===== flow/run.sh =====
#!/bin/bash
# the make line also repeats each setting of config.mk as NAME=value (left out here)
make -C /OpenROAD-flow-scripts/flow DESIGN_CONFIG=/design/flow/config.mk WORK_HOME=/design/flow/orfs CLKGATE_MAP_FILE= finish

===== flow/config.mk =====
export PLATFORM = sky130hd
export DESIGN_NAME = conv
export DESIGN_NICKNAME = conv
export VERILOG_FILES = /design/flow/design.v
export SDC_FILE = /design/flow/constraint.sdc
export NUM_CORES = 4
export LEC_CHECK = 0
export ABC_AREA = 1
export CAP_MARGIN = 20
export CORE_MARGIN = 2
export CORE_UTILIZATION = 66
export CTS_CLUSTER_DIAMETER = 357
export CTS_CLUSTER_SIZE = 96
export PLACE_DENSITY = 0.35
export SLEW_MARGIN = 20

===== flow/constraint.sdc =====
create_clock -name core_clock -period 6.58 [get_ports {clk}]
set_input_delay 1.3160 -clock core_clock [delete_from_list [all_inputs] [get_ports {clk}]]
set_output_delay 1.3160 -clock core_clock [all_outputs]
set_load 0.01 [all_outputs]

===== flow/design.v =====
`timescale 1ns / 1ps
module conv (
input [4:0] stride,
input  conv_enable, 
output reg [18:0] address1 , address2, write_address,
output reg end_reach, full_conv_end, dot_sum_end,
input clk,
input reset,
input [9:0] w1 ,h1,w2,h2,
output reg [9:0] width, height
  );
reg [9:0] H1_index_outer , V1_index_outer ;
reg [5:0]	v1_index_inner , h1_index_inner ;
reg dot_sum_start ;
always @ (posedge clk) begin	 
		if (reset) begin
			H1_index_outer = 0;
			V1_index_outer = 0;
			v1_index_inner = 0;
			h1_index_inner = 0;
			address1 = 0;
			address2 = 0;
			write_address = 0;
			end_reach = 0;
			dot_sum_end = 0;
			dot_sum_start = 1;
			full_conv_end = 0;
			width = 0;
			height = 0;
		end
		else if (conv_enable) begin
				if (dot_sum_start) begin
						v1_index_inner = 0;
						h1_index_inner = 0;
						dot_sum_start = 0;
						dot_sum_end =0;
				end	
				if (!full_conv_end) begin
					address1 = address1 + 2'b01;
					h1_index_inner = h1_index_inner + 2'b01 ;
					if (h1_index_inner == w2) begin			 
						v1_index_inner = v1_index_inner + 1;
						h1_index_inner = 6'b0;								
						address1 = (v1_index_inner + V1_index_outer )* w1 + H1_index_outer;
					end	
					if (v1_index_inner == h2) begin			 
						H1_index_outer = H1_index_outer + stride;
						address1 = V1_index_outer * w1 + H1_index_outer ;
						dot_sum_start = 1;
						dot_sum_end =1;
						v1_index_inner = 6'b0;
					end
					if ((H1_index_outer + w2) > w1	) begin		 
						width = H1_index_outer;
						dot_sum_start = 1;
						V1_index_outer = V1_index_outer + stride;
						H1_index_outer = 10'b0000000000;
						address1 = V1_index_outer * w1;
					end
					if (address1 == h1*w1 ) 		full_conv_end = 1;		 
					if ((address1 + 1) == h1*w1 ) 		height = V1_index_outer + 1;
					address2 = v1_index_inner*w2 + h1_index_inner;
					if (dot_sum_start)	write_address	= write_address + 1;
				end
		end
    end
endmodule 

==> metrics.txt, run 1 <==
# HELP chip_impl_metric Flow report values
# TYPE chip_impl_metric gauge
chip_impl_info{name="status",value="stopped before the end"} 1
chip_impl_info{name="flow.stopped_at",value="global routing"} 1
chip_impl_info{name="flow.first_error",value="[ERROR GRT-0232] Routing congestion too high. Check the congestion heatmap in the GUI."} 1
chip_impl_metric{name="dp_worst_setup_slack",unit="ps"} -2340
chip_impl_metric{name="ys_sh_xor",unit=""} 0.0493
chip_impl_metric{name="fa_ha_area_frac",unit=""} 0.404
chip_impl_metric{name="design.die.area",unit="µm²"} 38900
chip_impl_metric{name="postSynthSeqShare",unit=""} 0.0892
chip_impl_metric{name="num_rows",unit=""} 70
chip_impl_info{name="most_common_cell",value="sky130_fd_sc_hd__nand2_1"} 1
chip_impl_metric{name="synth.distinct_cells",unit=""} 53
chip_impl_metric{name="synth_chip_area",unit="µm²"} 24700
chip_impl_metric{name="ys_ff",unit=""} 110
chip_impl_metric{name="clk_path_buf_depth",unit=""} 2
chip_impl_metric{name="grt_remaining_overflow",unit=""} 365
chip_impl_metric{name="fp-utilization",unit=""} 0.672
chip_impl_metric{name="muxShareOfSynthArea",unit=""} 0.000811
chip_impl_metric{name="synth_stat.cells",unit=""} 3526
chip_impl_info{name="synth.largest_area_cell",value="sky130_fd_sc_hd__fa_1"} 1
chip_impl_metric{name="cts_num_sinks",unit=""} 110
chip_impl_info{name="synth.logic.top_family",value="adder cells"} 1
chip_impl_metric{name="post_synth_ao_oa_area_fraction",unit=""} 0.0843
chip_impl_metric{name="post_synth_inst_count",unit=""} 3526
chip_impl_info{name="clock_tree_root",value="sky130_fd_sc_hd__clkbuf_16"} 1
chip_impl_metric{name="synth.cellmix.simpleShare",unit=""} 0.223
chip_impl_metric{name="chipWidth",unit="µm"} 197
chip_impl_metric{name="cts_htree_levels",unit=""} 3
chip_impl_metric{name="die.size.y",unit="µm"} 197
chip_impl_metric{name="yosys_warnings",unit=""} 1
chip_impl_metric{name="dp_hpwl",unit="µm"} 71300
chip_impl_metric{name="synth_top_area_share",unit=""} 0.254
chip_impl_metric{name="syn-cell-area",unit="µm²"} 24700
chip_impl_metric{name="placed_area",unit="µm²"} 30700
chip_impl_metric{name="place.gp.congestion",unit=""} 1.02
chip_impl_metric{name="cts_hold_buffers",unit=""} 0
chip_impl_metric{name="post_synth_tally_of_flip_flops_with_integrated_enable",unit=""} 0
chip_impl_info{name="netlist_top_cells_count",value="sky130_fd_sc_hd__nand2_1 (833), sky130_fd_sc_hd__inv_1 (827), sky130_fd_sc_hd__fa_1 (313)"} 1
chip_impl_metric{name="cts_buffers",unit=""} 9
chip_impl_metric{name="grt_usage",unit=""} 0.864
chip_impl_metric{name="floorplan.core_area",unit="µm²"} 36700
chip_impl_info{name="post_synth_main_area_contributors",value="sky130_fd_sc_hd__fa_1 (25%), sky130_fd_sc_hd__ha_1 (15%), sky130_fd_sc_hd__nand2_1 (13%)"} 1
chip_impl_metric{name="port-buffer-count",unit=""} 124
chip_impl_metric{name="synthesis.area_per_instance",unit="µm²"} 7.00
chip_impl_metric{name="synth-async-reset-ratio",unit=""} 0
chip_impl_metric{name="design.portCount",unit=""} 128
chip_impl_info{name="ys_dominant_reg_cell",value="sky130_fd_sc_hd__dfxtp_1"} 1
==> metrics by stage <==
| step | setup TNS [ps] | utilization | total power [mW] | hold slack (ps) | cells |
|---|---|---|---|---|---|
| 3_5_place_dp | -117530 | 0.838 | 7.69 | 467 | 4559 |
| 4_1_cts | -43300 | 0.901 | 9.22 | 479 | 4695 |
| 3_3_place_gp | -92480 | 0.838 | 7.51 | 453 | 4559 |
| 2_1_floorplan | -18170 | - | 4.80 | 445 | 3528 |
==> routing by layer <==
layer,GRT overflow,GRT usage
met5,2,0.503
met4,124,0.884
met3,18,0.753
met2,203,0.991
met1,18,0.853
==> what timing repair did <==
| action | in CTS |
|---|---|
| pin swaps | 164 |
| setup buffers | 127 |
| setup endpoints to repair | 93 |
| cloned | 4 |
| gates resized | 356 |
==> run 2: changes to the inputs <==
- ABC_AREA: 1 -> unset
- CORE_UTILIZATION: 66 -> 24
- CTS_CLUSTER_DIAMETER: 357 -> unset
- CTS_CLUSTER_SIZE: 96 -> unset
- PLACE_DENSITY: 0.35 -> unset
- clock period: 6.58 -> 15.1 ns (I/O delays scaled with it)
==> metrics.txt, run 2 <==
# HELP chip_impl_metric Implementation results
# TYPE chip_impl_metric gauge
chip_impl_info{name="status",value="timing/DRC/antenna clean"} 1
chip_impl_metric{name="clkSlewWorstSetupHoldPaths",unit="ps"} 90
chip_impl_metric{name="number_of_gates_resized_after_cts",unit=""} 0
chip_impl_metric{name="cts_buffers",unit=""} 9
chip_impl_info{name="synth.largest_area_cell",value="sky130_fd_sc_hd__fa_1"} 1
chip_impl_metric{name="setup-violations-final",unit=""} 0
chip_impl_metric{name="grt_first_pass_wirelength",unit="µm"} 115000
chip_impl_metric{name="synth_stat.cells",unit=""} 2938
chip_impl_info{name="r2r-end",value="height[0]"} 1
chip_impl_metric{name="seq_power",unit="mW"} 0.327
chip_impl_metric{name="r2r_setup_slack",unit="ps"} 3730
chip_impl_metric{name="openroad.warnings",unit=""} 28
chip_impl_metric{name="power.leakage",unit="nW"} 12.6
chip_impl_metric{name="switching_share",unit=""} 0.525
chip_impl_metric{name="period_needed",unit="ps"} 13110
chip_impl_info{name="critPathLaunchType",value="input port"} 1
chip_impl_info{name="cpMaxStageDelayCell",value="sky130_fd_sc_hd__nor4_1"} 1
chip_impl_info{name="hp-start",value="address2[7]"} 1
chip_impl_info{name="crit_path_kind",value="in -> reg"} 1
chip_impl_info{name="post_synth_main_area_contributors",value="sky130_fd_sc_hd__fa_1 (26%), sky130_fd_sc_hd__ha_1 (15%), sky130_fd_sc_hd__dfxtp_1 (9.1%)"} 1
chip_impl_metric{name="placed_area",unit="µm²"} 26800
chip_impl_metric{name="synth.distinct_cells",unit=""} 86
chip_impl_metric{name="clk_path_buf_depth",unit=""} 2
chip_impl_metric{name="timing.max_cap.violations",unit=""} 0
chip_impl_metric{name="fin_nets",unit=""} 3651
chip_impl_metric{name="synth_chip_area",unit="µm²"} 24100
chip_impl_metric{name="numPlacedInstances",unit=""} 4281
chip_impl_metric{name="fa_ha_area_frac",unit=""} 0.413
chip_impl_metric{name="crit_required",unit="ps"} 15350
chip_impl_metric{name="post_synth_inst_count",unit=""} 2938
chip_impl_metric{name="port-buffer-count",unit=""} 124
chip_impl_info{name="worst_path_dominant_cell_family",value="AND-OR/OR-AND gates"} 1
chip_impl_metric{name="timing.critical_path.buf_inv",unit=""} 2
chip_impl_metric{name="power.density",unit="nW/µm²"} 85.9
chip_impl_metric{name="cts_setup_buffers",unit=""} 0
chip_impl_metric{name="totalNegativeSetupSlack",unit="ps"} 0
chip_impl_metric{name="postSynthSeqShare",unit=""} 0.0913
chip_impl_info{name="crit_path_start",value="w2[7]"} 1
chip_impl_info{name="clock_tree_root",value="sky130_fd_sc_hd__clkbuf_16"} 1
chip_impl_metric{name="design.die.area",unit="µm²"} 103000
chip_impl_info{name="most_common_cell",value="sky130_fd_sc_hd__inv_1"} 1
chip_impl_metric{name="drc_errors",unit=""} 0
chip_impl_metric{name="worst-path-max-fanout",unit=""} 30
chip_impl_metric{name="grt_usage",unit=""} 0.142
chip_impl_metric{name="antenna_found_initial",unit=""} 5
chip_impl_metric{name="switching_power_total",unit="mW"} 1.22
chip_impl_info{name="rsz0062_at_grt",value="no"} 1
chip_impl_metric{name="layout.filler_cells",unit=""} 10800
chip_impl_info{name="setup.worst_path.end",value="height[0]"} 1
chip_impl_info{name="worstSetupEndpointType",value="flip-flop"} 1
chip_impl_info{name="netlist_top_cells_count",value="sky130_fd_sc_hd__inv_1 (437), sky130_fd_sc_hd__nand2_1 (358), sky130_fd_sc_hd__fa_1 (313)"} 1
chip_impl_metric{name="syn-cell-area",unit="µm²"} 24100
chip_impl_metric{name="finClkSkew",unit="ps"} 23.8
chip_impl_metric{name="combPwrFrac",unit=""} 0.749
chip_impl_metric{name="worst_hold_path.num_cells",unit=""} 2
chip_impl_metric{name="cts_htree_levels",unit=""} 3
chip_impl_metric{name="cts_hold_buffers",unit=""} 0
chip_impl_metric{name="die.size.y",unit="µm"} 321
chip_impl_metric{name="firstDrtPassIters",unit=""} 6
chip_impl_metric{name="design.portCount",unit=""} 128
chip_impl_metric{name="post_synth_tally_of_flip_flops_with_integrated_enable",unit=""} 0
chip_impl_metric{name="max_slew.worst_pin.slew",unit="ps"} 1080
chip_impl_info{name="maxPowerGroup",value="combinational cells"} 1
chip_impl_metric{name="vias",unit=""} 19800
chip_impl_metric{name="worst_path_largest_cell_delay",unit="ps"} 650
chip_impl_metric{name="worstSetupPathDepth",unit=""} 37
chip_impl_metric{name="fp-utilization",unit=""} 0.241
chip_impl_metric{name="fin_cells",unit=""} 4299
chip_impl_info{name="min_to",value="address2[7]"} 1
chip_impl_metric{name="num_rows",unit=""} 116
chip_impl_metric{name="dp_hpwl",unit="µm"} 58100
chip_impl_metric{name="synth.cellmix.simpleShare",unit=""} 0.204
chip_impl_info{name="holdCritPathClass",value="reg -> reg"} 1
chip_impl_info{name="synth.logic.top_family",value="adder cells"} 1
chip_impl_metric{name="reg2regPathDepth",unit=""} 40
chip_impl_metric{name="route.detailed.vias_per_inst",unit=""} 4.61
chip_impl_metric{name="postRouteWirelength",unit="µm"} 73000
chip_impl_metric{name="vdd.ir_drop.worst",unit="V"} 0.0000844
chip_impl_metric{name="clock_insertion_delay_worst_skew",unit="ps"} 400
chip_impl_metric{name="cts_num_sinks",unit=""} 110
chip_impl_metric{name="via_count_of_the_first_global_routing_pass",unit=""} 20200
chip_impl_metric{name="ys_sh_xor",unit=""} 0.0794
chip_impl_metric{name="finish.instance_area",unit="µm²"} 27100
chip_impl_metric{name="yosys_warnings",unit=""} 1
chip_impl_metric{name="drtIter0Drc",unit=""} 1062
chip_impl_info{name="worstReg2RegStart",value="dot_sum_start"} 1
chip_impl_metric{name="synthesis.area_per_instance",unit="µm²"} 8.21
chip_impl_metric{name="place.gp.congestion",unit=""} 0.878
chip_impl_metric{name="ant_nets",unit=""} 0
chip_impl_metric{name="grt_remaining_overflow",unit=""} 0
chip_impl_metric{name="muxShareOfSynthArea",unit=""} 0.0134
chip_impl_info{name="ys_dominant_reg_cell",value="sky130_fd_sc_hd__dfxtp_1"} 1
chip_impl_metric{name="floorplan.core_area",unit="µm²"} 99900
chip_impl_metric{name="post_synth_ao_oa_area_fraction",unit=""} 0.108
chip_impl_metric{name="power_clock",unit="mW"} 0.257
chip_impl_metric{name="worstPathArrival",unit="ps"} 13370
chip_impl_metric{name="chipWidth",unit="µm"} 321
chip_impl_metric{name="synth_top_area_share",unit=""} 0.260
chip_impl_metric{name="p_int",unit="mW"} 1.10
chip_impl_metric{name="avgRoutedWirePerCell",unit="µm"} 17.0
chip_impl_metric{name="grt_max_degree",unit=""} 65
chip_impl_info{name="tritoncts",value="yes"} 1
chip_impl_metric{name="maxSlewHeadroom",unit=""} 0.282
chip_impl_metric{name="report.final.hold_viol_count",unit=""} 0
chip_impl_metric{name="power_frac_seq",unit=""} 0.141
chip_impl_metric{name="synth-async-reset-ratio",unit=""} 0
chip_impl_metric{name="timing.final.max_slew_violations",unit=""} 0
chip_impl_metric{name="area_growth_syn_to_layout",unit="%"} 12.2
chip_impl_metric{name="comb_cell_power",unit="mW"} 1.74
chip_impl_metric{name="ys_ff",unit=""} 110
chip_impl_metric{name="max_freq",unit="MHz"} 76.3
chip_impl_metric{name="p_total",unit="mW"} 2.32
chip_impl_metric{name="power.share.clock",unit=""} 0.111
chip_impl_metric{name="post-route-period-util",unit=""} 0.868
chip_impl_info{name="most_frequent_cp_cell",value="sky130_fd_sc_hd__a21oi_1"} 1
[run 2: metal layers]
| layer | global-route usage | share of wire | up-vias |
|---|---|---|---|
| li1 | - | - | 9495 |
| met1 | 0.180 | 0.43 | 9672 |
| met2 | 0.243 | 0.48 | 506 |
| met3 | 0.0190 | 0.048 | 125 |
| met4 | 0.0580 | 0.043 | 4 |
| met5 | 0 | 0.00037 | - |
[run 2: area by class of cell]
class	instances	area (µm²)	share of cell area
clock inverter	6	52.6	0.00194
inverter	437	1640	0.0606
multi-input combinational	2269	19800	0.730
tap	1298	1620	0.0600
clock buffer	10	229	0.00846
antenna	2	5.00	0.000185
sequential	110	2200	0.0814
timing repair buffer	167	1550	0.0572
[run 2: stage by stage]
step | utilization | worst slack, ps | hold slack [ps]
after CTS | 0.271 | 2100 | 460
after detailed placement | 0.268 | 1720 | 447
after global placement | 0.268 | 1910 | 440
after global routing | 0.271 | 1060 | 482
after floorplan | - | 4200 | 476
final | 0.271 | 1990 | 456
==> run 3: changes to the inputs <==
- CAP_MARGIN: 20 -> 0
- CELL_PAD_IN_SITES_GLOBAL_PLACEMENT: unset -> 1
- CORE_ASPECT_RATIO: unset -> 0.73
- CORE_UTILIZATION: 24 -> 60
- CTS_CLUSTER_DIAMETER: unset -> 192
- CTS_CLUSTER_SIZE: unset -> 59
- PLACE_DENSITY: unset -> 0.39
- SETUP_SLACK_MARGIN: unset -> 2.76
- clock period: 15.1 -> 16.8 ns (I/O delays scaled with it)
==> metrics.txt, run 3 <==
# HELP chip_impl_metric Implementation results
# TYPE chip_impl_metric gauge
chip_impl_metric{name="whs",unit="ps"} 454
chip_impl_metric{name="drtIter0Drc",unit=""} 1746
chip_impl_metric{name="cts_htree_levels",unit=""} 3
chip_impl_metric{name="ant_nets",unit=""} 0
chip_impl_info{name="cpMaxStageDelayCell",value="sky130_fd_sc_hd__a2111oi_1"} 1
chip_impl_info{name="worst_path_dominant_cell_family",value="AND-OR/OR-AND gates"} 1
chip_impl_metric{name="synth.cellmix.simpleShare",unit=""} 0.204
chip_impl_info{name="min_to",value="address2[6]"} 1
chip_impl_info{name="ys_dominant_reg_cell",value="sky130_fd_sc_hd__dfxtp_1"} 1
chip_impl_info{name="tritoncts",value="yes"} 1
chip_impl_info{name="crit_path_start",value="w2[6]"} 1
chip_impl_metric{name="port-buffer-count",unit=""} 124
chip_impl_metric{name="synth_top_area_share",unit=""} 0.260
chip_impl_metric{name="design.die.area",unit="µm²"} 41800
chip_impl_metric{name="synth_chip_area",unit="µm²"} 24100
chip_impl_metric{name="postRouteWirelength",unit="µm"} 69600
chip_impl_metric{name="placed_area",unit="µm²"} 25800
chip_impl_info{name="crit_path_kind",value="in -> reg"} 1
chip_impl_metric{name="switching_power_total",unit="mW"} 1.09
chip_impl_info{name="synth.logic.top_family",value="adder cells"} 1
chip_impl_metric{name="post_synth_ao_oa_area_fraction",unit=""} 0.108
chip_impl_metric{name="power_frac_seq",unit=""} 0.138
chip_impl_metric{name="dp_hpwl",unit="µm"} 55500
chip_impl_metric{name="grt_max_degree",unit=""} 60
chip_impl_metric{name="clk_path_buf_depth",unit=""} 2
chip_impl_metric{name="power.share.clock",unit=""} 0.116
chip_impl_info{name="netlist_top_cells_count",value="sky130_fd_sc_hd__inv_1 (437), sky130_fd_sc_hd__nand2_1 (358), sky130_fd_sc_hd__fa_1 (313)"} 1
chip_impl_metric{name="drc_errors",unit=""} 0
chip_impl_metric{name="power.density",unit="nW/µm²"} 80.6
chip_impl_metric{name="chipWidth",unit="µm"} 239
chip_impl_metric{name="synthesis.area_per_instance",unit="µm²"} 8.21
chip_impl_metric{name="worst_hold_path.num_cells",unit=""} 2
chip_impl_metric{name="finClkSkew",unit="ps"} 12.3
chip_impl_info{name="setup.worst_path.end",value="height[2]"} 1
chip_impl_metric{name="switching_share",unit=""} 0.518
chip_impl_metric{name="timing.final.max_slew_violations",unit=""} 0
chip_impl_metric{name="place.gp.congestion",unit=""} 0.952
chip_impl_info{name="hp-start",value="address2[6]"} 1
chip_impl_metric{name="combPwrFrac",unit=""} 0.746
chip_impl_metric{name="max_freq",unit="MHz"} 75.7
chip_impl_metric{name="comb_cell_power",unit="mW"} 1.57
chip_impl_metric{name="synth-async-reset-ratio",unit=""} 0
chip_impl_metric{name="vdd.ir_drop.worst",unit="V"} 0.0000781
chip_impl_metric{name="route.detailed.vias_per_inst",unit=""} 5.83
chip_impl_info{name="maxPowerGroup",value="combinational cells"} 1
chip_impl_metric{name="p_int",unit="mW"} 1.02
chip_impl_metric{name="grt_first_pass_wirelength",unit="µm"} 112000
chip_impl_metric{name="postSynthSeqShare",unit=""} 0.0913
chip_impl_metric{name="finish.instance_area",unit="µm²"} 26200
chip_impl_info{name="clock_tree_root",value="sky130_fd_sc_hd__clkbuf_16"} 1
chip_impl_metric{name="num_antenna_cells",unit=""} 0
chip_impl_metric{name="vias",unit=""} 20500
chip_impl_info{name="worstReg2RegStart",value="dot_sum_start"} 1
chip_impl_metric{name="worst-path-max-fanout",unit=""} 30
chip_impl_metric{name="fp-utilization",unit=""} 0.611
chip_impl_metric{name="power_clock",unit="mW"} 0.244
chip_impl_metric{name="syn-cell-area",unit="µm²"} 24100
chip_impl_info{name="most_frequent_cp_cell",value="sky130_fd_sc_hd__a21oi_1"} 1
chip_impl_metric{name="design.portCount",unit=""} 128
chip_impl_metric{name="clkSlewWorstSetupHoldPaths",unit="ps"} 80
chip_impl_info{name="post_synth_main_area_contributors",value="sky130_fd_sc_hd__fa_1 (26%), sky130_fd_sc_hd__ha_1 (15%), sky130_fd_sc_hd__dfxtp_1 (9.1%)"} 1
chip_impl_metric{name="cts_buffers",unit=""} 9
chip_impl_metric{name="reg2regPathDepth",unit=""} 41
chip_impl_metric{name="post_synth_tally_of_flip_flops_with_integrated_enable",unit=""} 0
chip_impl_metric{name="area_growth_syn_to_layout",unit="%"} 8.46
chip_impl_metric{name="totalNegativeSetupSlack",unit="ps"} 0
chip_impl_metric{name="worstPathArrival",unit="ps"} 13450
chip_impl_info{name="synth.largest_area_cell",value="sky130_fd_sc_hd__fa_1"} 1
chip_impl_metric{name="grt_usage",unit=""} 0.340
chip_impl_info{name="critPathLaunchType",value="input port"} 1
chip_impl_metric{name="die.size.y",unit="µm"} 175
chip_impl_metric{name="fa_ha_area_frac",unit=""} 0.413
chip_impl_metric{name="avgRoutedWirePerCell",unit="µm"} 19.8
chip_impl_metric{name="post_synth_inst_count",unit=""} 2938
chip_impl_metric{name="maxSlewHeadroom",unit=""} 0.253
chip_impl_info{name="worstSetupEndpointType",value="flip-flop"} 1
chip_impl_metric{name="ys_sh_xor",unit=""} 0.0794
chip_impl_metric{name="openroad.warnings",unit=""} 30
chip_impl_metric{name="antenna_found_initial",unit=""} 2
chip_impl_metric{name="crit_required",unit="ps"} 17050
chip_impl_metric{name="cts_setup_buffers",unit=""} 0
chip_impl_metric{name="seq_power",unit="mW"} 0.291
chip_impl_info{name="r2r-end",value="height[2]"} 1
chip_impl_metric{name="muxShareOfSynthArea",unit=""} 0.0134
chip_impl_metric{name="via_count_of_the_first_global_routing_pass",unit=""} 20700
chip_impl_metric{name="worstSetupPathDepth",unit=""} 38
chip_impl_metric{name="fin_nets",unit=""} 3653
chip_impl_metric{name="post-route-period-util",unit=""} 0.786
chip_impl_metric{name="synth_stat.cells",unit=""} 2938
chip_impl_metric{name="firstDrtPassIters",unit=""} 5
chip_impl_info{name="status",value="timing/DRC/antenna clean"} 1
chip_impl_metric{name="yosys_warnings",unit=""} 1
chip_impl_metric{name="timing.critical_path.buf_inv",unit=""} 3
chip_impl_metric{name="report.final.hold_viol_count",unit=""} 0
chip_impl_metric{name="cts_hold_buffers",unit=""} 0
chip_impl_metric{name="cts_num_sinks",unit=""} 110
chip_impl_metric{name="timing.max_cap.violations",unit=""} 0
chip_impl_metric{name="max_slew.worst_pin.slew",unit="ps"} 1120
chip_impl_metric{name="r2r_setup_slack",unit="ps"} 5540
chip_impl_metric{name="power.leakage",unit="nW"} 12.6
chip_impl_metric{name="synth.distinct_cells",unit=""} 86
chip_impl_info{name="rsz0062_at_grt",value="no"} 1
chip_impl_metric{name="setup-violations-final",unit=""} 0
chip_impl_metric{name="ys_ff",unit=""} 110
chip_impl_info{name="most_common_cell",value="sky130_fd_sc_hd__inv_1"} 1
chip_impl_metric{name="num_rows",unit=""} 62
chip_impl_metric{name="clock_insertion_delay_worst_skew",unit="ps"} 380
chip_impl_metric{name="grt_remaining_overflow",unit=""} 0
chip_impl_metric{name="worst_path_largest_cell_delay",unit="ps"} 700
chip_impl_info{name="holdCritPathClass",value="reg -> reg"} 1
chip_impl_metric{name="floorplan.core_area",unit="µm²"} 39500
chip_impl_metric{name="period_needed",unit="ps"} 13200
==> run 3: metrics by stage <==
stage / cells / setup slack, ps / utilization / power (mW)
detailed placement: 3497 / 3310 / 0.654 / 1.84
global route: 3513 / 2840 / 0.662 / 2.29
CTS: 3513 / 3630 / 0.662 / 2.09
finish: 3513 / 3600 / 0.662 / 2.11
global placement: 3497 / 3630 / 0.654 / 1.82
floorplan: 2940 / 5560 / - / 1.41
==> run 3: layout make-up <==
class | instances | area, µm²
Clock buffer | 10 | 239
Inverter | 437 | 1640
Clock inverter | 6 | 86.3
Sequential cell | 110 | 2200
Tap cell | 512 | 641
Fill cell | 3330 | 13300
Multi-Input combinational cell | 2269 | 19800
Timing Repair Buffer | 169 | 1580
==> run 3: timing repair <==
| item | 4_1_cts | 5_1_grt |
|---|---|---|
| resized | 0 | 3 |
| setup endpoints to repair | 0 | 10 |
| hold endpoints to repair | 0 | 0 |
==> run 3: per-layer routing <==
layer | track usage | part of all wire | up-vias
met2 | 0.545 | 0.45 | 817
li1 | - | - | 9491
met3 | 0.0481 | 0.083 | 112
met1 | 0.485 | 0.45 | 10100
met4 | 0.0828 | 0.021 | 0
met5 | 0 | 0 | -
==> run 4: changes to the inputs <==
- CELL_PAD_IN_SITES_GLOBAL_PLACEMENT: 1 -> 2
- CORE_ASPECT_RATIO: 0.73 -> 1.62
- CORE_MARGIN: 2 -> 5
- CORE_UTILIZATION: 60 -> 32
- CTS_CLUSTER_DIAMETER: 192 -> unset
- CTS_CLUSTER_SIZE: 59 -> 91
- GPL_ROUTABILITY_DRIVEN: unset -> 0
- MAX_ROUTING_LAYER: unset -> met4
- MIN_ROUTING_LAYER: unset -> met1
- PLACE_DENSITY: 0.39 -> unset
- SETUP_SLACK_MARGIN: 2.76 -> 1.03
- SLEW_MARGIN: 20 -> 0
- clock period: 16.8 -> 6.73 ns (I/O delays scaled with it)
==> metrics.txt, run 4 <==
# HELP chip_impl_metric Implementation results
# TYPE chip_impl_metric gauge
chip_impl_metric{name="synthesis.area_per_instance",unit="µm²"} 8.21
chip_impl_info{name="setup.worst_path.end",value="height[5]"} 1
chip_impl_metric{name="routed-wl-met3",unit="µm"} 1790
chip_impl_metric{name="synth.cellmix.simpleShare",unit=""} 0.204
chip_impl_metric{name="num_rows",unit=""} 128
chip_impl_info{name="worst_path_dominant_cell_family",value="adder cells"} 1
chip_impl_info{name="most_common_cell",value="sky130_fd_sc_hd__inv_1"} 1
chip_impl_info{name="critPathLaunchType",value="flip-flop"} 1
chip_impl_metric{name="fa_ha_area_frac",unit=""} 0.413
chip_impl_metric{name="ant_nets",unit=""} 0
chip_impl_metric{name="post_synth_tally_of_flip_flops_with_integrated_enable",unit=""} 0
chip_impl_metric{name="r2r_setup_slack",unit="ps"} -2070
chip_impl_metric{name="layout_setup_ws",unit="ps"} -2070
chip_impl_metric{name="grt_usage",unit=""} 0.243
chip_impl_metric{name="power_frac_seq",unit=""} 0.094
chip_impl_info{name="hp-start",value="address2[7]"} 1
chip_impl_metric{name="p_total",unit="mW"} 7.67
chip_impl_metric{name="post_synth_inst_count",unit=""} 2938
chip_impl_metric{name="worstPathArrival",unit="ps"} 9080
chip_impl_metric{name="design.portCount",unit=""} 128
chip_impl_metric{name="route.detailed.vias_per_inst",unit=""} 4.88
chip_impl_info{name="tritoncts",value="yes"} 1
chip_impl_metric{name="timing.max_cap.violations",unit=""} 0
chip_impl_info{name="synth.logic.top_family",value="adder cells"} 1
chip_impl_info{name="highest-signal-layer",value="met4"} 1
chip_impl_metric{name="synth-async-reset-ratio",unit=""} 0
chip_impl_metric{name="max_slew.worst_pin.slew",unit="ps"} 1090
chip_impl_metric{name="combPwrFrac",unit=""} 0.825
chip_impl_metric{name="synth_chip_area",unit="µm²"} 24100
chip_impl_metric{name="met1_length",unit="µm"} 37100
chip_impl_metric{name="switching_power_total",unit="mW"} 3.52
chip_impl_metric{name="design.die.area",unit="µm²"} 81100
chip_impl_metric{name="switching_share",unit=""} 0.459
chip_impl_info{name="crit_path_kind",value="reg -> reg"} 1
chip_impl_metric{name="timing.critical_path.buf_inv",unit=""} 10
chip_impl_metric{name="worstSetupPathDepth",unit=""} 42
chip_impl_metric{name="synth.distinct_cells",unit=""} 86
chip_impl_metric{name="seq_power",unit="mW"} 0.720
chip_impl_metric{name="cts_buffers",unit=""} 9
chip_impl_metric{name="worst-path-max-fanout",unit=""} 5
chip_impl_metric{name="die.size.y",unit="µm"} 359
chip_impl_metric{name="via_count_of_the_first_global_routing_pass",unit=""} 25600
chip_impl_metric{name="post-route-period-util",unit=""} 1.31
chip_impl_metric{name="power.leakage",unit="nW"} 16.8
chip_impl_metric{name="p_int",unit="mW"} 4.15
chip_impl_metric{name="power.share.clock",unit=""} 0.081
chip_impl_metric{name="openroad.warnings",unit=""} 31
chip_impl_metric{name="port-buffer-count",unit=""} 124
chip_impl_metric{name="routed_wl_met2",unit="µm"} 53100
chip_impl_metric{name="firstDrtPassIters",unit=""} 4
chip_impl_metric{name="setup-violations-final",unit=""} 80
chip_impl_metric{name="totalNegativeSetupSlack",unit="ps"} -48350
chip_impl_metric{name="power_clock",unit="mW"} 0.622
chip_impl_metric{name="maxSlewHeadroom",unit=""} 0.274
chip_impl_metric{name="cts_num_sinks",unit=""} 110
chip_impl_metric{name="period_needed",unit="ps"} 8800
chip_impl_metric{name="grt_max_degree",unit=""} 77
chip_impl_metric{name="comb_cell_power",unit="mW"} 6.33
chip_impl_metric{name="cts_hold_buffers",unit=""} 0
chip_impl_metric{name="vdd.ir_drop.worst",unit="V"} 0.000232
chip_impl_info{name="worstSetupEndpointType",value="flip-flop"} 1
chip_impl_metric{name="max_freq",unit="MHz"} 114
chip_impl_info{name="cpMaxStageDelayCell",value="sky130_fd_sc_hd__fa_1"} 1
chip_impl_metric{name="crit_required",unit="ps"} 7010
chip_impl_metric{name="clk_path_buf_depth",unit=""} 2
chip_impl_metric{name="post_synth_ao_oa_area_fraction",unit=""} 0.108
chip_impl_info{name="min_to",value="address2[7]"} 1
chip_impl_info{name="check_failures",value="negative setup slack"} 1
chip_impl_metric{name="muxShareOfSynthArea",unit=""} 0.0134
chip_impl_info{name="crit_path_start",value="v1_index_inner[0]"} 1
chip_impl_info{name="netlist_top_cells_count",value="sky130_fd_sc_hd__inv_1 (437), sky130_fd_sc_hd__nand2_1 (358), sky130_fd_sc_hd__fa_1 (313)"} 1
chip_impl_metric{name="power.density",unit="nW/µm²"} 219
chip_impl_metric{name="ys_ff",unit=""} 110
chip_impl_info{name="clock_tree_root",value="sky130_fd_sc_hd__clkbuf_16"} 1
chip_impl_metric{name="clkSlewWorstSetupHoldPaths",unit="ps"} 80
chip_impl_metric{name="dp_hpwl",unit="µm"} 79100
chip_impl_metric{name="yosys_warnings",unit=""} 1
chip_impl_info{name="worstReg2RegStart",value="v1_index_inner[0]"} 1
chip_impl_info{name="status",value="complete, but fails checks"} 1
chip_impl_metric{name="area_growth_syn_to_layout",unit="%"} 45.2
chip_impl_metric{name="worst_path_largest_cell_delay",unit="ps"} 490
chip_impl_metric{name="postSynthSeqShare",unit=""} 0.0913
chip_impl_metric{name="fin_nets",unit=""} 4368
chip_impl_info{name="rsz0062_at_grt",value="yes"} 1
chip_impl_metric{name="timing.final.max_slew_violations",unit=""} 0
chip_impl_metric{name="drtIter0Drc",unit=""} 799
chip_impl_metric{name="fp-utilization",unit=""} 0.322
chip_impl_metric{name="floorplan.core_area",unit="µm²"} 75000
chip_impl_metric{name="synth_stat.cells",unit=""} 2938
chip_impl_metric{name="reg2regPathDepth",unit=""} 42
chip_impl_metric{name="synth_top_area_share",unit=""} 0.260
chip_impl_info{name="synth.largest_area_cell",value="sky130_fd_sc_hd__fa_1"} 1
chip_impl_metric{name="vias",unit=""} 22900
chip_impl_metric{name="finClkSkew",unit="ps"} 20.8
chip_impl_metric{name="cts_htree_levels",unit=""} 3
chip_impl_info{name="r2r-end",value="height[5]"} 1
chip_impl_metric{name="clock_insertion_delay_worst_skew",unit="ps"} 420
chip_impl_metric{name="dp_worst_setup_slack",unit="ps"} -2920
chip_impl_metric{name="chipWidth",unit="µm"} 226
chip_impl_metric{name="antenna_found_initial",unit=""} 0
chip_impl_metric{name="worst_hold_path.num_cells",unit=""} 2
chip_impl_metric{name="report.final.hold_viol_count",unit=""} 0
chip_impl_info{name="holdCritPathClass",value="reg -> reg"} 1
chip_impl_metric{name="drc_errors",unit=""} 0
chip_impl_info{name="post_synth_main_area_contributors",value="sky130_fd_sc_hd__fa_1 (26%), sky130_fd_sc_hd__ha_1 (15%), sky130_fd_sc_hd__dfxtp_1 (9.1%)"} 1
chip_impl_info{name="maxPowerGroup",value="combinational cells"} 1
chip_impl_info{name="ys_dominant_reg_cell",value="sky130_fd_sc_hd__dfxtp_1"} 1
chip_impl_info{name="most_frequent_cp_cell",value="sky130_fd_sc_hd__fa_1"} 1
chip_impl_metric{name="grt_first_pass_wirelength",unit="µm"} 148000
chip_impl_metric{name="postRouteWirelength",unit="µm"} 96300
chip_impl_metric{name="avgRoutedWirePerCell",unit="µm"} 20.5
chip_impl_metric{name="grt_remaining_overflow",unit=""} 0
chip_impl_metric{name="syn-cell-area",unit="µm²"} 24100
chip_impl_metric{name="ys_sh_xor",unit=""} 0.0794
[run 4: area by class of cell]
| type | count | area (µm²) |
|---|---|---|
| inverter | 437 | 1650 |
| multi-input combinational | 2269 | 21900 |
| clock inverter | 7 | 82.6 |
| antenna | 1 | 2.50 |
| timing repair buffer | 884 | 7700 |
| tap | 975 | 1220 |
| clock buffer | 9 | 225 |
| fill | 7426 | 39900 |
| sequential | 110 | 2210 |
[run 4: timing repair]
action,in CTS,in global routing
gates cloned,3,1
pin swaps,165,118
setup buffers,110,22
setup endpoints to repair,95,95
resized,292,201
[run 4: metal layers]
layer	global-route usage	vias to the layer above
met5	-	-
met4	0.0933	0
met3	0.0168	123
met2	0.456	322
met1	0.263	11500
li1	-	10900
[run 4: metrics by stage]
stage	hold WS [ps]	cell area, µm²	util	instances
after floorplan	476	24800	-	2940
after global placement	440	31400	0.419	4539
after detailed placement	447	31400	0.419	4539
after CTS	459	33900	0.452	4668
after global routing	483	35000	0.467	4691
final	453	35000	0.467	4692
==> run 5: changes to the inputs <==
- CELL_PAD_IN_SITES_DETAIL_PLACEMENT: unset -> 1
- CELL_PAD_IN_SITES_GLOBAL_PLACEMENT: 2 -> 1
- CORE_ASPECT_RATIO: 1.62 -> 0.73
- CORE_MARGIN: 5 -> 8
- CORE_UTILIZATION: 32 -> 60
- CTS_CLUSTER_DIAMETER: unset -> 192
- CTS_CLUSTER_SIZE: 91 -> 59
- GPL_ROUTABILITY_DRIVEN: 0 -> unset
- HOLD_SLACK_MARGIN: unset -> 0.28
- MAX_ROUTING_LAYER: met4 -> unset
- MIN_ROUTING_LAYER: met1 -> unset
- PLACE_DENSITY: unset -> 0.35
- SETUP_SLACK_MARGIN: 1.03 -> 2.76
- SLEW_MARGIN: 0 -> 30
- TNS_END_PERCENT: unset -> 35
- clock period: 6.73 -> 16.8 ns (I/O delays scaled with it)
==> metrics.txt, run 5 <==
# HELP chip_impl_metric Implementation results
# TYPE chip_impl_metric gauge
chip_impl_info{name="status",value="timing/DRC/antenna clean"} 1
chip_impl_metric{name="firstDrtPassIters",unit=""} 6
chip_impl_info{name="maxPowerGroup",value="combinational cells"} 1
chip_impl_info{name="most_common_cell",value="sky130_fd_sc_hd__inv_1"} 1
chip_impl_metric{name="period_needed",unit="ps"} 13510
chip_impl_metric{name="numPlacedInstances",unit=""} 3494
chip_impl_metric{name="dp_hpwl",unit="µm"} 73300
chip_impl_info{name="worstReg2RegStart",value="dot_sum_start"} 1
chip_impl_metric{name="vdd.ir_drop.worst",unit="V"} 0.0000682
chip_impl_metric{name="p_int",unit="mW"} 1.03
chip_impl_metric{name="antenna_found_initial",unit=""} 0
chip_impl_metric{name="worst_hold_path.num_cells",unit=""} 2
chip_impl_metric{name="place.gp.congestion",unit=""} 0.935
chip_impl_info{name="critPathLaunchType",value="input port"} 1
chip_impl_info{name="ys_dominant_reg_cell",value="sky130_fd_sc_hd__dfxtp_1"} 1
chip_impl_metric{name="clk_path_buf_depth",unit=""} 2
chip_impl_metric{name="synth.cellmix.simpleShare",unit=""} 0.204
chip_impl_metric{name="fin_nets",unit=""} 3651
chip_impl_info{name="post_synth_main_area_contributors",value="sky130_fd_sc_hd__fa_1 (26%), sky130_fd_sc_hd__ha_1 (15%), sky130_fd_sc_hd__dfxtp_1 (9.1%)"} 1
chip_impl_metric{name="post_synth_ao_oa_area_fraction",unit=""} 0.108
chip_impl_info{name="worstSetupEndpointType",value="flip-flop"} 1
chip_impl_metric{name="grt_first_pass_wirelength",unit="µm"} 153000
chip_impl_metric{name="dp_worst_setup_slack",unit="ps"} 2930
chip_impl_metric{name="crit_required",unit="ps"} 17040
chip_impl_info{name="r2r-end",value="height[4]"} 1
chip_impl_metric{name="clock_insertion_delay_worst_skew",unit="ps"} 380
chip_impl_metric{name="power_frac_seq",unit=""} 0.129
chip_impl_info{name="setup.worst_path.end",value="height[4]"} 1
chip_impl_metric{name="fin_cells",unit=""} 3511
chip_impl_metric{name="fp-utilization",unit=""} 0.611
chip_impl_metric{name="num_rows",unit=""} 62
chip_impl_metric{name="seq_power",unit="mW"} 0.292
chip_impl_info{name="tritoncts",value="yes"} 1
chip_impl_metric{name="switching_power_total",unit="mW"} 1.24
chip_impl_metric{name="final_util",unit=""} 0.662
chip_impl_metric{name="route.detailed.vias_per_inst",unit=""} 6.58
chip_impl_metric{name="fa_ha_area_frac",unit=""} 0.413
chip_impl_metric{name="design.die.area",unit="µm²"} 46900
chip_impl_metric{name="synth-async-reset-ratio",unit=""} 0
chip_impl_metric{name="timing.max_cap.violations",unit=""} 0
chip_impl_metric{name="power.share.clock",unit=""} 0.111
chip_impl_metric{name="placed_area",unit="µm²"} 25800
chip_impl_metric{name="grt_remaining_overflow",unit=""} 0
chip_impl_metric{name="chipWidth",unit="µm"} 251
chip_impl_metric{name="yosys_warnings",unit=""} 1
chip_impl_metric{name="clkSlewWorstSetupHoldPaths",unit="ps"} 90
chip_impl_metric{name="max_freq",unit="MHz"} 74.0
chip_impl_info{name="worst_path_dominant_cell_family",value="simple AND/OR/NAND/NOR gates"} 1
chip_impl_metric{name="drtIter0Drc",unit=""} 2240
chip_impl_metric{name="ys_sh_xor",unit=""} 0.0794
chip_impl_metric{name="synth.distinct_cells",unit=""} 86
chip_impl_metric{name="cts_htree_levels",unit=""} 3
chip_impl_metric{name="synthesis.area_per_instance",unit="µm²"} 8.21
chip_impl_metric{name="synth_chip_area",unit="µm²"} 24100
chip_impl_metric{name="grt_max_degree",unit=""} 65
chip_impl_metric{name="report.final.hold_viol_count",unit=""} 0
chip_impl_metric{name="worstPathArrival",unit="ps"} 13750
chip_impl_info{name="min_to",value="address2[13]"} 1
chip_impl_metric{name="post_synth_inst_count",unit=""} 2938
chip_impl_metric{name="design.portCount",unit=""} 128
chip_impl_metric{name="power.leakage",unit="nW"} 12.6
chip_impl_info{name="crit_path_start",value="w2[6]"} 1
chip_impl_info{name="synth.largest_area_cell",value="sky130_fd_sc_hd__fa_1"} 1
chip_impl_metric{name="syn-cell-area",unit="µm²"} 24100
chip_impl_metric{name="setup-violations-final",unit=""} 0
chip_impl_metric{name="timing.final.max_slew_violations",unit=""} 0
chip_impl_metric{name="die.size.y",unit="µm"} 187
chip_impl_metric{name="layout.filler_cells",unit=""} 4689
chip_impl_metric{name="synth_top_area_share",unit=""} 0.260
chip_impl_metric{name="layout_setup_ws",unit="ps"} 3290
chip_impl_metric{name="cts_num_sinks",unit=""} 110
chip_impl_metric{name="power.density",unit="nW/µm²"} 86.9
chip_impl_metric{name="worst_path_largest_cell_delay",unit="ps"} 640
chip_impl_metric{name="drc_errors",unit=""} 0
chip_impl_metric{name="vias",unit=""} 23100
chip_impl_metric{name="power_clock",unit="mW"} 0.252
chip_impl_metric{name="cts_buffers",unit=""} 9
chip_impl_metric{name="max_slew.worst_pin.slew",unit="ps"} 1050
chip_impl_metric{name="openroad.warnings",unit=""} 30
chip_impl_metric{name="totalNegativeSetupSlack",unit="ps"} 0
chip_impl_info{name="rsz0062_at_grt",value="no"} 1
chip_impl_metric{name="finClkSkew",unit="ps"} 22.2
chip_impl_metric{name="ant_nets",unit=""} 0
chip_impl_metric{name="postSynthSeqShare",unit=""} 0.0913
chip_impl_metric{name="floorplan.core_area",unit="µm²"} 39500
chip_impl_info{name="holdCritPathClass",value="reg -> reg"} 1
chip_impl_metric{name="comb_cell_power",unit="mW"} 1.73
chip_impl_info{name="clock_tree_root",value="sky130_fd_sc_hd__clkbuf_16"} 1
chip_impl_metric{name="muxShareOfSynthArea",unit=""} 0.0134
chip_impl_metric{name="ys_ff",unit=""} 110
chip_impl_metric{name="r2r_setup_slack",unit="ps"} 5120
chip_impl_metric{name="post_synth_tally_of_flip_flops_with_integrated_enable",unit=""} 0
chip_impl_info{name="synth.logic.top_family",value="adder cells"} 1
chip_impl_metric{name="whs",unit="ps"} 460
chip_impl_metric{name="p_total",unit="mW"} 2.27
chip_impl_metric{name="timing.critical_path.buf_inv",unit=""} 6
chip_impl_metric{name="worstSetupPathDepth",unit=""} 40
chip_impl_metric{name="combPwrFrac",unit=""} 0.761
chip_impl_metric{name="switching_share",unit=""} 0.545
chip_impl_info{name="cpMaxStageDelayCell",value="sky130_fd_sc_hd__clkdlybuf4s50_1"} 1
chip_impl_info{name="netlist_top_cells_count",value="sky130_fd_sc_hd__inv_1 (437), sky130_fd_sc_hd__nand2_1 (358), sky130_fd_sc_hd__fa_1 (313)"} 1
chip_impl_metric{name="port-buffer-count",unit=""} 124
chip_impl_metric{name="post-route-period-util",unit=""} 0.804
chip_impl_metric{name="maxSlewHeadroom",unit=""} 0.303
chip_impl_info{name="most_frequent_cp_cell",value="sky130_fd_sc_hd__a21oi_1"} 1
chip_impl_metric{name="synth_stat.cells",unit=""} 2938
chip_impl_metric{name="worst-path-max-fanout",unit=""} 45
chip_impl_info{name="crit_path_kind",value="in -> reg"} 1
chip_impl_metric{name="area_growth_syn_to_layout",unit="%"} 8.47
chip_impl_info{name="hp-start",value="address2[13]"} 1
chip_impl_metric{name="postRouteWirelength",unit="µm"} 98200
chip_impl_metric{name="grt_usage",unit=""} 0.414
chip_impl_metric{name="reg2regPathDepth",unit=""} 41
chip_impl_metric{name="avgRoutedWirePerCell",unit="µm"} 28.0
chip_impl_metric{name="via_count_of_the_first_global_routing_pass",unit=""} 26600
chip_impl_metric{name="finish.instance_area",unit="µm²"} 26200
-- run 5: per-layer routing --
layer | GRT usage | share of wire | up-vias
met1 | 0.470 | 0.36 | 11500
met2 | 0.686 | 0.47 | 1505
met4 | 0.284 | 0.077 | 0
li1 | - | - | 9494
met3 | 0.0979 | 0.091 | 620
met5 | 0 | 0 | -
-- run 5: timing repair --
item                       4_1_cts  5_1_grt
hold buffers                     0        0
resized                          0        4
setup endpoints to repair        0       10
setup buffers                    0        1
-- run 5: cell type report --
| type | instances | area (µm²) | area share |
|---|---|---|---|
| clock buffer | 10 | 239 | 0.00914 |
| sequential | 110 | 2200 | 0.0842 |
| clock inverter | 5 | 66.3 | 0.00254 |
| multi-input combinational | 2269 | 19800 | 0.757 |
| antenna | 1 | 2.50 | 0.0000957 |
| timing repair buffer | 167 | 1570 | 0.0600 |
| inverter | 437 | 1640 | 0.0627 |
| tap | 512 | 641 | 0.0245 |
==> run 6: changes to the inputs <==
- CAP_MARGIN: 0 -> 20
- CELL_PAD_IN_SITES_DETAIL_PLACEMENT: 1 -> unset
- CELL_PAD_IN_SITES_GLOBAL_PLACEMENT: 1 -> unset
- CORE_ASPECT_RATIO: 0.73 -> unset
- CORE_MARGIN: 8 -> 2
- CORE_UTILIZATION: 60 -> 72
- CTS_CLUSTER_DIAMETER: 192 -> unset
- CTS_CLUSTER_SIZE: 59 -> unset
- HOLD_SLACK_MARGIN: 0.28 -> unset
- PLACE_DENSITY: 0.35 -> unset
- PLACE_DENSITY_LB_ADDON: unset -> 0.18
- SETUP_SLACK_MARGIN: 2.76 -> unset
- SLEW_MARGIN: 30 -> 20
- TNS_END_PERCENT: 35 -> unset
- clock period: 16.8 -> 8.88 ns (I/O delays scaled with it)
==> metrics.txt, run 6 <==
# HELP chip_impl_metric Flow report values
# TYPE chip_impl_metric gauge
chip_impl_metric{name="port-buffer-count",unit=""} 124
chip_impl_info{name="ys_dominant_reg_cell",value="sky130_fd_sc_hd__dfxtp_1"} 1
chip_impl_metric{name="muxShareOfSynthArea",unit=""} 0.0134
chip_impl_metric{name="synthesis.area_per_instance",unit="µm²"} 8.21
chip_impl_info{name="post_synth_main_area_contributors",value="sky130_fd_sc_hd__fa_1 (26%), sky130_fd_sc_hd__ha_1 (15%), sky130_fd_sc_hd__dfxtp_1 (9.1%)"} 1
chip_impl_metric{name="synth-async-reset-ratio",unit=""} 0
chip_impl_metric{name="design.die.area",unit="µm²"} 35000
chip_impl_metric{name="synth_chip_area",unit="µm²"} 24100
chip_impl_metric{name="floorplan.core_area",unit="µm²"} 33300
chip_impl_metric{name="grt_remaining_overflow",unit=""} 46
chip_impl_metric{name="cts_num_sinks",unit=""} 110
chip_impl_info{name="status",value="stopped before the end"} 1
chip_impl_metric{name="synth.cellmix.simpleShare",unit=""} 0.204
chip_impl_metric{name="grt_usage",unit=""} 0.815
chip_impl_info{name="most_common_cell",value="sky130_fd_sc_hd__inv_1"} 1
chip_impl_metric{name="chipWidth",unit="µm"} 187
chip_impl_metric{name="num_rows",unit=""} 67
chip_impl_metric{name="post_synth_ao_oa_area_fraction",unit=""} 0.108
chip_impl_metric{name="synth_top_area_share",unit=""} 0.260
chip_impl_metric{name="place.gp.congestion",unit=""} 1.05
chip_impl_metric{name="clk_path_buf_depth",unit=""} 2
chip_impl_metric{name="ys_ff",unit=""} 110
chip_impl_metric{name="postSynthSeqShare",unit=""} 0.0913
chip_impl_metric{name="post_synth_tally_of_flip_flops_with_integrated_enable",unit=""} 0
chip_impl_info{name="flow.stopped_at",value="global routing"} 1
chip_impl_metric{name="die.size.y",unit="µm"} 187
chip_impl_info{name="netlist_top_cells_count",value="sky130_fd_sc_hd__inv_1 (437), sky130_fd_sc_hd__nand2_1 (358), sky130_fd_sc_hd__fa_1 (313)"} 1
chip_impl_info{name="synth.logic.top_family",value="adder cells"} 1
chip_impl_metric{name="fp-utilization",unit=""} 0.725
chip_impl_metric{name="ys_sh_xor",unit=""} 0.0794
chip_impl_metric{name="yosys_warnings",unit=""} 1
chip_impl_info{name="clock_tree_root",value="sky130_fd_sc_hd__clkbuf_16"} 1
chip_impl_info{name="synth.largest_area_cell",value="sky130_fd_sc_hd__fa_1"} 1
chip_impl_metric{name="cts_htree_levels",unit=""} 3
chip_impl_metric{name="dp_hpwl",unit="µm"} 64300
chip_impl_metric{name="post_synth_inst_count",unit=""} 2938
chip_impl_metric{name="synth_stat.cells",unit=""} 2938
chip_impl_metric{name="design.portCount",unit=""} 128
chip_impl_metric{name="fa_ha_area_frac",unit=""} 0.413
chip_impl_metric{name="cts_hold_buffers",unit=""} 0
chip_impl_metric{name="cts_buffers",unit=""} 9
chip_impl_metric{name="synth.distinct_cells",unit=""} 86
chip_impl_metric{name="placed_area",unit="µm²"} 28700
chip_impl_info{name="flow.first_error",value="[ERROR GRT-0232] Routing congestion too high. Check the congestion heatmap in the GUI."} 1
chip_impl_metric{name="syn-cell-area",unit="µm²"} 24100
[run 6: stage by stage]
step	setup slack, ps	std cells	hold WS [ps]
floorplan	-151	2940	476
global placement	-1190	3800	440
detailed placement	-1380	3800	445
CTS	-214	3884	456
[run 6: repair_timing]
item                                    4_1_cts
buffers inserted                             68
endpoints found under the setup margin       15
cloned                                        1
pin swaps                                    64
resized                                     159
[run 6: layer usage]
layer | global-route usage | overflow
met1 | 0.813 | 3
met2 | 0.943 | 18
met3 | 0.711 | 2
met4 | 0.796 | 22
met5 | 0.459 | 1
==> run 7: changes to the inputs <==
- CORE_ASPECT_RATIO: unset -> 0.5
- CTS_CLUSTER_DIAMETER: unset -> 364
- CTS_CLUSTER_SIZE: unset -> 38
- HOLD_SLACK_MARGIN: unset -> 0.29
- PLACE_DENSITY_LB_ADDON: 0.18 -> 0.01
- SETUP_SLACK_MARGIN: unset -> 2.49
- TNS_END_PERCENT: unset -> 5
- clock period: 8.88 -> 8.67 ns (I/O delays scaled with it)
==> metrics.txt, run 7 <==
# HELP chip_impl_metric Flow report values
# TYPE chip_impl_metric gauge
chip_impl_info{name="most_common_cell",value="sky130_fd_sc_hd__inv_1"} 1
chip_impl_metric{name="place.gp.congestion",unit=""} 1.04
chip_impl_metric{name="ys_ff",unit=""} 110
chip_impl_metric{name="syn-cell-area",unit="µm²"} 24100
chip_impl_metric{name="die.size.y",unit="µm"} 133
chip_impl_metric{name="clk_path_buf_depth",unit=""} 2
chip_impl_info{name="netlist_top_cells_count",value="sky130_fd_sc_hd__inv_1 (437), sky130_fd_sc_hd__nand2_1 (358), sky130_fd_sc_hd__fa_1 (313)"} 1
chip_impl_metric{name="chipWidth",unit="µm"} 263
chip_impl_info{name="clock_tree_root",value="sky130_fd_sc_hd__clkbuf_16"} 1
chip_impl_metric{name="design.portCount",unit=""} 128
chip_impl_info{name="flow.first_error",value="[ERROR GRT-0232] Routing congestion too high. Check the congestion heatmap in the GUI."} 1
chip_impl_metric{name="cts_num_sinks",unit=""} 110
chip_impl_info{name="flow.stopped_at",value="global routing"} 1
chip_impl_metric{name="floorplan.core_area",unit="µm²"} 33000
chip_impl_metric{name="cts_buffers",unit=""} 9
chip_impl_info{name="synth.logic.top_family",value="adder cells"} 1
chip_impl_info{name="status",value="stopped before the end"} 1
chip_impl_metric{name="synth_top_area_share",unit=""} 0.260
chip_impl_metric{name="muxShareOfSynthArea",unit=""} 0.0134
chip_impl_metric{name="postSynthSeqShare",unit=""} 0.0913
chip_impl_metric{name="synth_stat.cells",unit=""} 2938
chip_impl_metric{name="post_synth_ao_oa_area_fraction",unit=""} 0.108
chip_impl_metric{name="fp-utilization",unit=""} 0.731
chip_impl_metric{name="port-buffer-count",unit=""} 124
chip_impl_metric{name="grt_usage",unit=""} 0.749
chip_impl_metric{name="synth-async-reset-ratio",unit=""} 0
chip_impl_metric{name="synth.distinct_cells",unit=""} 86
chip_impl_metric{name="yosys_warnings",unit=""} 1
chip_impl_metric{name="cts_htree_levels",unit=""} 3
chip_impl_metric{name="post_synth_tally_of_flip_flops_with_integrated_enable",unit=""} 0
chip_impl_metric{name="synthesis.area_per_instance",unit="µm²"} 8.21
chip_impl_metric{name="grt_remaining_overflow",unit=""} 47
chip_impl_metric{name="design.die.area",unit="µm²"} 35100
chip_impl_info{name="synth.largest_area_cell",value="sky130_fd_sc_hd__fa_1"} 1
chip_impl_metric{name="dp_hpwl",unit="µm"} 68200
chip_impl_info{name="post_synth_main_area_contributors",value="sky130_fd_sc_hd__fa_1 (26%), sky130_fd_sc_hd__ha_1 (15%), sky130_fd_sc_hd__dfxtp_1 (9.1%)"} 1
chip_impl_metric{name="num_rows",unit=""} 47
chip_impl_metric{name="post_synth_inst_count",unit=""} 2938
chip_impl_metric{name="cts_hold_buffers",unit=""} 0
chip_impl_metric{name="synth.cellmix.simpleShare",unit=""} 0.204
chip_impl_metric{name="dp_worst_setup_slack",unit="ps"} -1670
chip_impl_metric{name="ys_sh_xor",unit=""} 0.0794
chip_impl_metric{name="synth_chip_area",unit="µm²"} 24100
chip_impl_metric{name="fa_ha_area_frac",unit=""} 0.413
chip_impl_info{name="ys_dominant_reg_cell",value="sky130_fd_sc_hd__dfxtp_1"} 1
==> run 7: timing repair <==
item / CTS
endpoints found under the hold margin: 0
setup buffers: 28
setup endpoints to repair: 95
gates cloned: 1
pin swaps: 80
gates resized: 160
==> run 7: metal layers <==
| layer | GRT usage | overflow |
|---|---|---|
| met4 | 0.631 | 20 |
| met3 | 0.609 | 2 |
| met1 | 0.771 | 1 |
| met2 | 0.921 | 24 |
| met5 | 0.454 | 0 |
==> run 7: metrics by stage <==
| stage | TNS [ps] | cell area [µm²] | instances | util |
|---|---|---|---|---|
| after CTS | -6180 | 30100 | 3893 | 0.914 |
| after detailed placement | -22600 | 29000 | 3848 | 0.880 |
| after global placement | -17100 | 29000 | 3848 | 0.880 |
| after floorplan | -3560 | 24300 | 2940 | - |
Power figures rest on the tool's default switching activity, not on a simulated workload.
